## try-sierra
## cpu
module cpu (clk, rst, imem_addr, imem_data, test, test1);
	input clk, rst;
	output [6:0]imem_addr;
	input  [31:0]imem_data;
	output  [31:0]test;
	output [31:0]test1;
wire	 [31:0] inst;
wire   [31:0]ctrl, ctrl0, ctrl1, ctrl2;
wire   [20:0]controle;
wire	 [31:0]resultado;
wire   [31:0]data_out2;
wire   [31:0]pc;
wire	 [4:0]addr1, addr2, addr_in;
wire	 [31:0]out1, out2, out3;
wire	 [31:0]in;
wire	 rw;
wire	 [15:0]offset;
wire	 [31:0]offset32;
wire   sel1;
wire	 [31:0] imm;
wire   [31:0] data_out1;
wire	 [31:0]address_0;
wire	 [31:0] data_in;
wire	 [31:0]outrg1, outrg2;
wire	 [31:0] M, B, D, D1;
	assign imem_addr = pc[6:0];
	assign data_out2 = imem_data;
	PC PC(
		.rst(rst),
		.clk(clk),
		.pc(pc)
	);
ffD FF1(
		.rst(rst),
		.clk(clk),
		.Din(data_out2),
		.Dout(inst)
);
	registerFile RegisterFile(
		.addr1(inst[25:21]),
		.addr2(inst[20:16]),
		.out1(outrg1),
		.out2(outrg2),
		.addr_in(ctrl2[4:0]), 
		.in(out2),
		.rst(rst),
		.clk(clk)
	);
	control Controlador(
		.instruction(inst),
		.ctrl(controle)
	);
	extend Extend(
		.offset(inst[15:0]),
		.offset32(offset32)
	);
	ffD FF2(
		.rst(rst),
		.clk(clk),
		.Din(offset32),
		.Dout(imm)
		);
	ffD CONTROLE_0(
		.rst(rst),
		.clk(clk),
		.Din({11'b00000000000, controle[20:0]}),
		.Dout(ctrl0)
		);
	mux1 Mux1(
		.Sel(ctrl0[18]),
		.A(outrg2),
		.B(imm),
		.Out(out1)
	);
	alu Unidade_logica(
		.ctl(ctrl0[20:19]),
		.a(outrg1),
		.b(out1), 
		.resultado(resultado)
	);
	mux1 Mux3(
		.Sel(ctrl0[16]),
		.A(D),
		.B(resultado),
		.Out(out3)
	);
	ffD FF3(
		.rst(rst),
		.clk(clk),
		.Din(resultado),
		.Dout(D)
		);
	ffD CONTROLE_1(
		.rst(rst),
		.clk(clk),
		.Din(ctrl0),
		.Dout(ctrl1)
		);
	data_memory DataMemory(
		.address_0(out3[12:0]),
		.cs_0(ctrl1[15]),
		.we_0(ctrl0[16]),
		.data_in(outrg2),
		.data_out(M),
		.clk(clk),
		.rst(rst)
	);
	ffD FF5(
		.rst(rst),
		.clk(clk),
		.Din(D),
		.Dout(D1)
		);
	ffD CONTROLE_2(
		.rst(rst),
		.clk(clk),
		.Din(ctrl1),
		.Dout(ctrl2)
		);
	mux1 Mux2(
		.Sel(ctrl2[17]),
		.A(D1),
		.B(M),
		.Out(out2)
	);
	assign test[31:0] = inst[31:0];     
  ...
For scale: ~1,200 flip-flops, ~110 I/O pins, roughly 61,000 µm² of cells after synthesis.
export LEC_CHECK = 0
export ABC_AREA = 1
export CAP_MARGIN = 20
export CELL_PAD_IN_SITES_GLOBAL_PLACEMENT = 3
export CORE_MARGIN = 2
export CORE_UTILIZATION = 40
export GPL_TIMING_DRIVEN = 0
export MAX_ROUTING_LAYER = met5
export PLACE_DENSITY_LB_ADDON = 0.28
export SETUP_SLACK_MARGIN = 0.35
export SLEW_MARGIN = 10
export TNS_END_PERCENT = 15
create_clock -name core_clock -period 5.5 [get_ports {clk}]
run.sh (not shown) runs the stock make flow with config.mk's settings and CLKGATE_MAP_FILE=.
For try-amber, these inputs were changed with respect to try-sierra:
# try-sierra
export LEC_CHECK = 0
export ABC_AREA = 1
export CAP_MARGIN = 20
export CELL_PAD_IN_SITES_GLOBAL_PLACEMENT = 3
export CORE_MARGIN = 2
export CORE_UTILIZATION = 40
export GPL_TIMING_DRIVEN = 0
export MAX_ROUTING_LAYER = met5
export PLACE_DENSITY_LB_ADDON = 0.28
export SETUP_SLACK_MARGIN = 0.35
export SLEW_MARGIN = 10
export TNS_END_PERCENT = 15
create_clock -name core_clock -period 5.5 [get_ports {clk}]
# try-amber
export LEC_CHECK = 0
export CAP_MARGIN = 20
export CORE_MARGIN = 2
export CORE_UTILIZATION = 72
export CTS_CLUSTER_SIZE = 14
export PLACE_DENSITY_LB_ADDON = 0.25
export SETUP_SLACK_MARGIN = 0.95
export SLEW_MARGIN = 20
create_clock -name core_clock -period 3.77 [get_ports {clk}]
==> results <==
From the logs: try-amber reached the end of the flow and failed the layout checks with setup timing.
Looking only at total negative slack, and setting everything else aside, the higher value of try-sierra and try-amber goes to try-sierra.
Going from try-sierra to try-amber, routed length on met3 now smaller, combinational share of power lost 7.9 points.
| flop share of the area | higher: try-amber |
Diff try-sierra and try-amber: total wire length after detailed routing lower in try-amber
On clock transition at the registers of the reported paths, try-sierra tracks try-amber almost exactly.
Summary — growth of design area from synthesis to finish, try-amber relative to try-sierra: higher, by 0.54 points.
Against try-sierra, try-amber reports a met1 wire length that is lower.
The power number comes out lower for try-sierra vs try-amber.
[inputs] try-pepper vs try-amber
# try-amber
export LEC_CHECK = 0
export CAP_MARGIN = 20
export CORE_MARGIN = 2
export CORE_UTILIZATION = 72
export CTS_CLUSTER_SIZE = 14
export PLACE_DENSITY_LB_ADDON = 0.25
export SETUP_SLACK_MARGIN = 0.95
export SLEW_MARGIN = 20
create_clock -name core_clock -period 3.77 [get_ports {clk}]
# try-pepper
export LEC_CHECK = 0
export CAP_MARGIN = 20
export CORE_MARGIN = 2
export CORE_UTILIZATION = 72
export CTS_CLUSTER_DIAMETER = 399
export CTS_CLUSTER_SIZE = 14
export PLACE_DENSITY_LB_ADDON = 0.2
export SETUP_SLACK_MARGIN = -0.37
export SLEW_MARGIN = 20
create_clock -name core_clock -period 3.75 [get_ports {clk}]
### Flow results
- Completing all stages was not enough for try-pepper: its layout failed the final checks because of setup timing.
- In try-pepper, the proportion of cell area spent on the clock network came out 2.3 points below the value in try-amber.
- Going from try-amber to try-pepper, non-clock buffer count grew by more than 10%.
- try-amber -> try-pepper: placed cell count flat
- Compared to try-amber, try-pepper has count of clock-buffer cells in the layout 30% lower.
- Met2 routing resource usage after global routing (try-pepper over try-amber): decrease, 2.0 points
The inputs of try-xenon differ from those of try-pepper as listed below.
# try-pepper
export LEC_CHECK = 0
export CAP_MARGIN = 20
export CORE_MARGIN = 2
export CORE_UTILIZATION = 72
export CTS_CLUSTER_DIAMETER = 399
export CTS_CLUSTER_SIZE = 14
export PLACE_DENSITY_LB_ADDON = 0.2
export SETUP_SLACK_MARGIN = -0.37
export SLEW_MARGIN = 20
create_clock -name core_clock -period 3.75 [get_ports {clk}]
# try-xenon
export LEC_CHECK = 0
export CAP_MARGIN = 20
export CELL_PAD_IN_SITES_GLOBAL_PLACEMENT = 3
export CORE_MARGIN = 2
export CORE_UTILIZATION = 72
export CTS_CLUSTER_DIAMETER = 332
export GPL_TIMING_DRIVEN = 1
export PLACE_DENSITY = 0.67
export SETUP_SLACK_MARGIN = -0.19
export SLEW_MARGIN = 20
create_clock -name core_clock -period 2.51 [get_ports {clk}]
## What came out
- For try-xenon, the flow was terminated by a tool error in global placement without I/O and produced no final design.
- Number of nets in the synthesized netlist: try-pepper vs try-xenon identical
- Compared try-xenon against try-pepper; mux contribution to synthesized area within noise.
- try-pepper and try-xenon ended up with nearly the same initial standard-cell utilization of the core.
- For share of synthesized cell area in full adder, half adder and majority cells, try-pepper and try-xenon come out practically identical.
Power figures rest on the tool's default switching activity, not on a simulated workload.
